## build 20
// my_chip
module my_chip (
    input logic [11:0] io_in,  
    output logic [11:0] io_out,  
    input logic clock,
    input logic reset  
);
Size: roughly 1300 cells after synthesis, ~150 flip-flops, roughly 26 I/O pins.
make LEC_CHECK=0 ABC_AREA=1 CAP_MARGIN=15 CELL_PAD_IN_SITES_DETAIL_PLACEMENT=0 CORE_MARGIN=2 CORE_UTILIZATION=72 CTS_CLUSTER_DIAMETER=398 CTS_CLUSTER_SIZE=72 MAX_ROUTING_LAYER=met5 PLACE_DENSITY=0.37 SETUP_SLACK_MARGIN=-0.1 SLEW_MARGIN=40 TNS_END_PERCENT=100 finish   # period 2.95 ns
run.sh (not shown) runs the stock make flow with config.mk's settings and CLKGATE_MAP_FILE=.
Build 20 -> stages 100% | layout checks FAIL | setup timing
#### Input delta (build 96 over build 20)
- changing CTS_CLUSTER_DIAMETER from 398 to 399
- removing PLACE_DENSITY (formerly 0.37)
- changing CAP_MARGIN from 15 to 20
- removing TNS_END_PERCENT (formerly 100)
- removing MAX_ROUTING_LAYER (formerly met5)
- removing CTS_CLUSTER_SIZE (formerly 72)
- removing CELL_PAD_IN_SITES_DETAIL_PLACEMENT (formerly 0)
- removing SETUP_SLACK_MARGIN (formerly -0.1)
- changing SLEW_MARGIN from 40 to 20
- changing the clock period (ns, I/O delays scaled along) from 2.95 to 2.45
==> results <==
- Fmax, build 96 and build 20: lower on build 20
- Build 96 vs build 20 — final layout net count rose about 2%.
- The final report for build 20 shows a completed flow and a layout that fails verification, specifically setup timing.
- Build 96: all stages done; final checks FAILED (setup timing).
- Build 96 ended up with a lower minimum setup slack in the final design than build 20 did.
- Between build 96 and build 20, the detailed route wirelength on metal2 is higher for build 96.
- Build 96: synthesis-to-layout area growth is 3.8 points higher than what build 20 reported.
Input changes introduced in build 70 (baseline for comparison: build 96):
- CTS_CLUSTER_SIZE now 97, previously not set
- CAP_MARGIN now 40, was 20
- SLEW_MARGIN now 0, was 20
- SETUP_SLACK_MARGIN now 0.15, previously not set
- CORE_ASPECT_RATIO now 0.5, previously not set
- CTS_CLUSTER_DIAMETER now 397, was 399
- PLACE_DENSITY_LB_ADDON now 0.3, previously not set
## What came out
Ran to the end and failed final checks on setup timing: build 70.
Build 96 has a lower die size than build 70.
Summary of build 70 over build 96: leakage power essentially unchanged; utilization increased 0.89 points.

========
my_chip again, from the RTL that the note above started with.
make LEC_CHECK=0 ABC_AREA=1 CAP_MARGIN=20 CELL_PAD_IN_SITES_DETAIL_PLACEMENT=0 CORE_ASPECT_RATIO=1.87 CORE_MARGIN=2 CORE_UTILIZATION=53 CTS_CLUSTER_DIAMETER=154 CTS_CLUSTER_SIZE=99 MAX_ROUTING_LAYER=met4 PLACE_DENSITY_LB_ADDON=0.3 SETUP_SLACK_MARGIN=-0.13 SLEW_MARGIN=20 TNS_END_PERCENT=45 finish   # period 4.73 ns
The first run finished clean.
Edit:
ABC_AREA = not set   (was 1)
CELL_PAD_IN_SITES_DETAIL_PLACEMENT = not set   (was 0)
CORE_ASPECT_RATIO = not set   (was 1.87)
CORE_UTILIZATION = 40   (was 53)
CTS_CLUSTER_DIAMETER = not set   (was 154)
CTS_CLUSTER_SIZE = not set   (was 99)
MAX_ROUTING_LAYER = not set   (was met4)
PLACE_DENSITY_LB_ADDON = not set   (was 0.3)
SETUP_SLACK_MARGIN = not set   (was -0.13)
TNS_END_PERCENT = not set   (was 45)
clock period = 4.42 ns   (was 4.73 ns; I/O delays follow)
What happened: Register-to-register slack loses 0.50 ns. Routed wire length is lower by 23%. Utilization is lower by 14 points. Total power is higher by 0.70%. Non-clock buffer count is higher by 3. Final cell count is lower by 16%. Synthesized cell count is lower by 24%.

========
JK:
Starting RTL as in the previous note.
==> flow/config.mk <==
export PLATFORM = sky130hd
export DESIGN_NAME = my_chip
export DESIGN_NICKNAME = my_chip
export VERILOG_FILES = /design/flow/design.v
export SDC_FILE = /design/flow/constraint.sdc
export NUM_CORES = 4
export LEC_CHECK = 0
export ABC_AREA = 1
export CAP_MARGIN = 20
export CELL_PAD_IN_SITES_DETAIL_PLACEMENT = 0
export CORE_MARGIN = 2
export CORE_UTILIZATION = 72
export CTS_CLUSTER_DIAMETER = 51
export CTS_CLUSTER_SIZE = 50
export MAX_ROUTING_LAYER = met4
export PLACE_DENSITY = 0.38
export SLEW_MARGIN = 20
export TNS_END_PERCENT = 100
==> flow/constraint.sdc <==
create_clock -name core_clock -period 2.5 [get_ports {clock}]
set_input_delay 0.5000 -clock core_clock [delete_from_list [all_inputs] [get_ports {clock}]]
set_output_delay 0.5000 -clock core_clock [all_outputs]
set_load 0.01 [all_outputs]
No crash in JK: every stage finished, but the layout fails its final checks due to negative setup slack.
> inputs changed (JK -> MS)
- removing MAX_ROUTING_LAYER (formerly met4)
- removing CTS_CLUSTER_DIAMETER (formerly 51)
- removing CELL_PAD_IN_SITES_DETAIL_PLACEMENT (formerly 0)
- removing CTS_CLUSTER_SIZE (formerly 50)
- removing ABC_AREA (formerly 1)
- removing TNS_END_PERCENT (formerly 100)
- removing PLACE_DENSITY (formerly 0.38)
- changing the clock period (ns, I/O delays scaled along) from 2.5 to 2.59
### Flow results
Looking at JK and MS, the total count of max-transition violations in the final report is a wash. Going from JK to MS, fraction of cell area in non-clock buffers has increased, non-clock buffer count has increased. Although it ran to completion, MS produced a layout that fails the final checks because of negative setup slack. The lower clock tree buffer count of the final layout came out of JK. The run with more setup slack is MS; JK has less. Cmp JK and MS / count of filler cells inserted in the layout / lower: MS.

========
my_chip again, from the RTL that the note above started with.
==> flow/config.mk <==
export PLATFORM = sky130hd
export DESIGN_NAME = my_chip
export DESIGN_NICKNAME = my_chip
export VERILOG_FILES = /design/flow/design.v
export SDC_FILE = /design/flow/constraint.sdc
export NUM_CORES = 4
export LEC_CHECK = 0
export CAP_MARGIN = 20
export CELL_PAD_IN_SITES_GLOBAL_PLACEMENT = 2
export CORE_ASPECT_RATIO = 0.51
export CORE_MARGIN = 4
export CORE_UTILIZATION = 40
export GPL_TIMING_DRIVEN = 0
export MAX_ROUTING_LAYER = met4
export PLACE_DENSITY_LB_ADDON = 0.22
export SETUP_SLACK_MARGIN = -0.58
export SLEW_MARGIN = 35
==> flow/constraint.sdc <==
create_clock -name core_clock -period 10.0 [get_ports {clock}]
set_input_delay 2.0000 -clock core_clock [delete_from_list [all_inputs] [get_ports {clock}]]
set_output_delay 2.0000 -clock core_clock [all_outputs]
set_load 0.01 [all_outputs]
Edit:
- ABC_AREA: default -> 0
- CAP_MARGIN: 20 -> 35
- CELL_PAD_IN_SITES_DETAIL_PLACEMENT: default -> 2
- CORE_UTILIZATION: 40 -> 17
- HOLD_SLACK_MARGIN: default -> 0.02
- MIN_ROUTING_LAYER: default -> met2
- SLEW_MARGIN: 35 -> 5
- TNS_END_PERCENT: default -> 45
Utilization falls by 26 points; area after synthesis stays the same; cell area rises by 5.5%; clock power rises by 6.5%; die size rises by 130%; hold slack improves by 3.1 ps; global-route usage rises by 1.8 points; via count rises by 46%; clock skew rises by 4.5 ps.
Edit:
- ABC_AREA: 0 -> default
- CAP_MARGIN: 35 -> 20
- CELL_PAD_IN_SITES_DETAIL_PLACEMENT: 2 -> default
- CELL_PAD_IN_SITES_GLOBAL_PLACEMENT: 2 -> default
- CORE_ASPECT_RATIO: 0.51 -> default
- CORE_MARGIN: 4 -> 2
- CORE_UTILIZATION: 17 -> 40
- GPL_TIMING_DRIVEN: 0 -> default
- HOLD_SLACK_MARGIN: 0.02 -> default
- MAX_ROUTING_LAYER: met4 -> default
- MIN_ROUTING_LAYER: met2 -> default
- PLACE_DENSITY_LB_ADDON: 0.22 -> default
- SETUP_SLACK_MARGIN: -0.58 -> default
- SLEW_MARGIN: 5 -> 20
- TNS_END_PERCENT: 45 -> default
Result: Sequential power stays flat; combinational power went down by 20%; clock skew stays flat; register-to-register slack gets better by 610 ps; sequential share of layout area went up by 2.5 points.
Edit:
- CELL_PAD_IN_SITES_GLOBAL_PLACEMENT: default -> 1
- CORE_UTILIZATION: 40 -> 27
- CTS_CLUSTER_DIAMETER: default -> 354
- CTS_CLUSTER_SIZE: default -> 99
- SLEW_MARGIN: 20 -> 35
- TNS_END_PERCENT: default -> 35
The new run completed without violations.
Non-clock buffer count went down by 1.
Combinational power went up by about 2%.
Final area climbs by 1.4%.
Via count falls by 1.0%.
Power decreases by 1.0%.
Wire length rose by 8.9%.
Flip-flop count does not change.
Sequential share of layout area goes down by 0.51 points.
Global-route usage came out lower by 4.2 points.
Edit:
- CELL_PAD_IN_SITES_DETAIL_PLACEMENT: default -> 2
- CELL_PAD_IN_SITES_GLOBAL_PLACEMENT: 1 -> 2
- CORE_ASPECT_RATIO: default -> 0.51
- CORE_MARGIN: 2 -> 4
- CORE_UTILIZATION: 27 -> 40
- CTS_CLUSTER_DIAMETER: 354 -> default
- CTS_CLUSTER_SIZE: 99 -> default
- GPL_TIMING_DRIVEN: default -> 0
- HOLD_SLACK_MARGIN: default -> 0.02
- MAX_ROUTING_LAYER: default -> met4
- PLACE_DENSITY_LB_ADDON: default -> 0.22
- SETUP_SLACK_MARGIN: default -> -0.58
- SLEW_MARGIN: 35 -> 5
- TNS_END_PERCENT: 35 -> default
=> Fmax falls by 10%. Cell area rose by 0.51%. Routed wire length climbs by 31%. Critical path depth is higher by 2. Combinational power climbs by 17%.

========
## build 84
my_chip again, from the RTL that the note above started with.
clock: 2.47 ns
lec_check: 0
abc_area: 1
cap_margin: 0
core_margin: 2
core_utilization: 72
cts_cluster_diameter: 25
cts_cluster_size: 68
place_density_lb_addon: 0.12
setup_slack_margin: 0.48
slew_margin: 40
Build 84: flow complete, layout not clean; failing: setup timing
Modified inputs, build 26 compared to build 84
- clearing CTS_CLUSTER_DIAMETER, which used to be 25
- swapping 40 for 20 in SLEW_MARGIN
- swapping 68 for 97 in CTS_CLUSTER_SIZE
- swapping 0 for 20 in CAP_MARGIN
- clearing PLACE_DENSITY_LB_ADDON, which used to be 0.12
- clearing SETUP_SLACK_MARGIN, which used to be 0.48
- swapping 2.47 for 2.45 in the clock period (ns, I/O delays scaled along)
==> results <==
- The final report for build 26 shows a completed flow and a layout that fails verification, specifically setup timing.
- [compare] base=build 84 new=build 26: cell resize tally after clock tree synthesis lost 5; multi-input gate share of the layout cell area lost 0.35 points; normalized max-slew margin lost 26 points; number of setup violations in the final report saw a decrease.
- Routed length per instance is lower on build 26
- The portion of total power attributed to the clock network reported for build 26 is greater than that of build 84 by 0.7 points.
- Status: combinational share of power parity (build 26, build 84)
- Of build 26 and build 84, it is build 26 that has the lower non-filler instance count after layout.
- Build 84 → build 26: utilization saw a decrease, time the final worst path needs with I/O delays and setup saw an increase.
Setup changes, build 26 to build 32
- an added SETUP_SLACK_MARGIN of -0.26
- an added TNS_END_PERCENT of 5
- a deleted CTS_CLUSTER_SIZE that had been 97
- a change of the clock period (ns, I/O delays scaled along) from 2.45 to 2.59
Results
- None of the runs build 32 and build 26 ends with a clean layout.
- Non-clock buffer count, build 32 and build 26, lower one = build 32.
- Higher post-route standard cell area excluding fillers among build 32 and build 26: build 26
- Per the comparison of build 32 with build 26, met1 wire length now sits at about the same level, total length of routed wires now sits lower, global-route wire length before repair now sits lower, post-layout instance count excluding filler cells now sits lower.
- Build 26 reports its launch point of the worst path as chipInterface_inst.inst_OTP_generator.lfsr[2] while build 32 reports chipInterface_inst.inst_OTP_generator.lfsr[3].
The following lists how build 36 was set up differently from build 32:
- a deleted ABC_AREA that had been 1
- a change of CORE_UTILIZATION from 72 to 18
- a deleted TNS_END_PERCENT that had been 5
- a deleted SETUP_SLACK_MARGIN that had been -0.26
- a change of the clock period (ns, I/O delays scaled along) from 2.59 to 15.3
Notes after the runs:
Build 36 has completed all stages; timing, DRC and antenna checks passed. Taking build 32 as the reference, in build 36 number of remaining DRC errors shows no meaningful change, number of rows in the core area shows an increase of 95%, fill cell instance count of the final layout shows an increase of 560%.

========
== run 1 ==
my_chip again, from the RTL that the note above started with.
clock: 4.59 ns
lec_check: 0
abc_area: 0
cap_margin: 20
cell_pad_in_sites_detail_placement: 0
core_aspect_ratio: 0.91
core_margin: 2
core_utilization: 50
max_routing_layer: met4
place_density: 0.51
setup_slack_margin: 1.28
slew_margin: 20
tns_end_percent: 45
## Diff of input files: run 2 against run 1
Settings: removing CORE_ASPECT_RATIO (formerly 0.91); setting PLACE_DENSITY_LB_ADDON to 0.3 for the first time; setting CTS_CLUSTER_DIAMETER to 398 for the first time; removing PLACE_DENSITY (formerly 0.51); changing SETUP_SLACK_MARGIN from 1.28 to -0.13; setting CTS_CLUSTER_SIZE to 99 for the first time; changing CORE_UTILIZATION from 50 to 53; changing the clock period (ns, I/O delays scaled along) from 4.59 to 4.73.
Sequential group power | run 2 below run 1
Run 2 gives less die size than run 1 did.
Compared with run 1, placement density in the core of run 2 is higher.
Changes observed in run 2 relative to run 1: via count of the first global-routing pass went down by about 5%; number of signal-net buffers in the layout now sits lower; wire length now smaller; portion of the layout cell area used by clock cells has remained practically unchanged; final critical path time including I/O delays and setup went up 0.21 ns.
Edits applied to the flow inputs when going from run 2 to run 3:
Settings: PLACE_DENSITY_LB_ADDON changed from 0.3 to 0.21; CTS_CLUSTER_SIZE changed from 99 to 50; CTS_CLUSTER_DIAMETER removed (was 398); CORE_UTILIZATION changed from 53 to 72; ABC_AREA changed from 0 to 1; SETUP_SLACK_MARGIN removed (was -0.13); the clock period (ns, I/O delays scaled along) changed from 4.73 to 2.5.
==> comparison <==
Run 3 finished all stages; however, its layout fails the closing checks, the failures being negative setup slack.
Relative to run 2, share of synthesized cell area in and-or and or-and compound cells decreased by 5.7 points in run 3.
Cmp run 2 and run 3 / multi-input logic cell count / lower: run 2
Utilization run 2 -> run 3: up
Run 3 vs run 2, cell with the largest stage delay on the worst path: fa_2 vs dfstp_2
Run 3 vs run 2: cell count up
Run 3 vs. run 2: via count of the first global-routing pass has increased; summed standard-cell area reported by yosys has increased.
Input-level comparison between run 4 and run 3:
Settings: PLACE_DENSITY_LB_ADDON changed from 0.21 to 0.03; SETUP_SLACK_MARGIN newly set to 0.83; CTS_CLUSTER_SIZE changed from 50 to 72; the clock period (ns, I/O delays scaled along) changed from 2.5 to 3.4.
Results
- Run 4 finished all stages; however, its layout fails the closing checks, the failures being negative setup slack.
- No crash in run 3: every stage finished, but the layout fails its final checks due to negative setup slack.
- Comparing run 4 and run 3, shortest clock period the worst path allows after layout is lower on run 3.
- On yosys stat chip area, run 4 and run 3 are basically level.
- Run 4 reports a lower global-route usage than run 3 does.
- Run 4 ends up with higher worst max-slew margin expressed relative to the limit than run 3 does.
- Global routing usage on met2, run 4 and run 3, lower one = run 4.
- Final critical-path setup slack: run 4 vs run 3 up 0.56 ns

========
my_chip again, from the RTL that the note above started with.
Settings: LEC_CHECK=0, ABC_AREA=1, CAP_MARGIN=15, CELL_PAD_IN_SITES_DETAIL_PLACEMENT=0, CORE_MARGIN=2, CORE_UTILIZATION=72, CTS_CLUSTER_DIAMETER=398, CTS_CLUSTER_SIZE=72, MAX_ROUTING_LAYER=met4, PLACE_DENSITY=0.37, SETUP_SLACK_MARGIN=-0.1, SLEW_MARGIN=0, TNS_END_PERCENT=100; clock period 2.95 ns.
The baseline produced a layout that fails on setup timing.
Change:
- ABC_AREA: 1 -> unset
- CAP_MARGIN: 15 -> 20
- CELL_PAD_IN_SITES_DETAIL_PLACEMENT: 0 -> unset
- CTS_CLUSTER_DIAMETER: 398 -> unset
- CTS_CLUSTER_SIZE: 72 -> unset
- MAX_ROUTING_LAYER: met4 -> unset
- PLACE_DENSITY: 0.37 -> unset
- SETUP_SLACK_MARGIN: -0.1 -> unset
- SLEW_MARGIN: 0 -> 20
- TNS_END_PERCENT: 100 -> unset
- clock period: 2.95 -> 4.25 ns (I/O delays scaled with it)
=>
- The new run ran to the end with no violations
- die area shrinks by a few percent
- setup slack is better by 0.84 ns
- core utilization shrinks by 4.0 points
- flip-flop count stays the same
- wire length shrinks by about a fifth
- final cell count shrinks by a quarter to a third
- area after synthesis shrinks by a few percent
Change:
- ABC_AREA: unset -> 1
- CORE_UTILIZATION: 72 -> 67
- CTS_CLUSTER_SIZE: unset -> 96
- clock period: 4.25 -> 15.3 ns (I/O delays scaled with it)
Outcome: Global-route usage is lower by 1.4 points; setup slack gains 11 ns; wire length rises by about 12%; die area rises by about 15%; sequential share of layout area is lower by 2.7 points; via count went up by 16%; total power goes down by about 70%; area after synthesis rose by 7.4%; final cell count increases by 27%.
Change:
- CORE_ASPECT_RATIO: unset -> 1.33
- CORE_UTILIZATION: 67 -> 72
- CTS_CLUSTER_SIZE: 96 -> unset
- clock period: 15.3 -> 2.45 ns (I/O delays scaled with it)
This time the run ran to the end with violations: setup timing. Area after synthesis stays the same. Setup slack is worse by 12 ns. Worst hold slack is about the same. Routed wire length rises by 17%. Power rose to 6.2 times its value.
Power figures rest on the tool's default switching activity, not on a simulated workload.
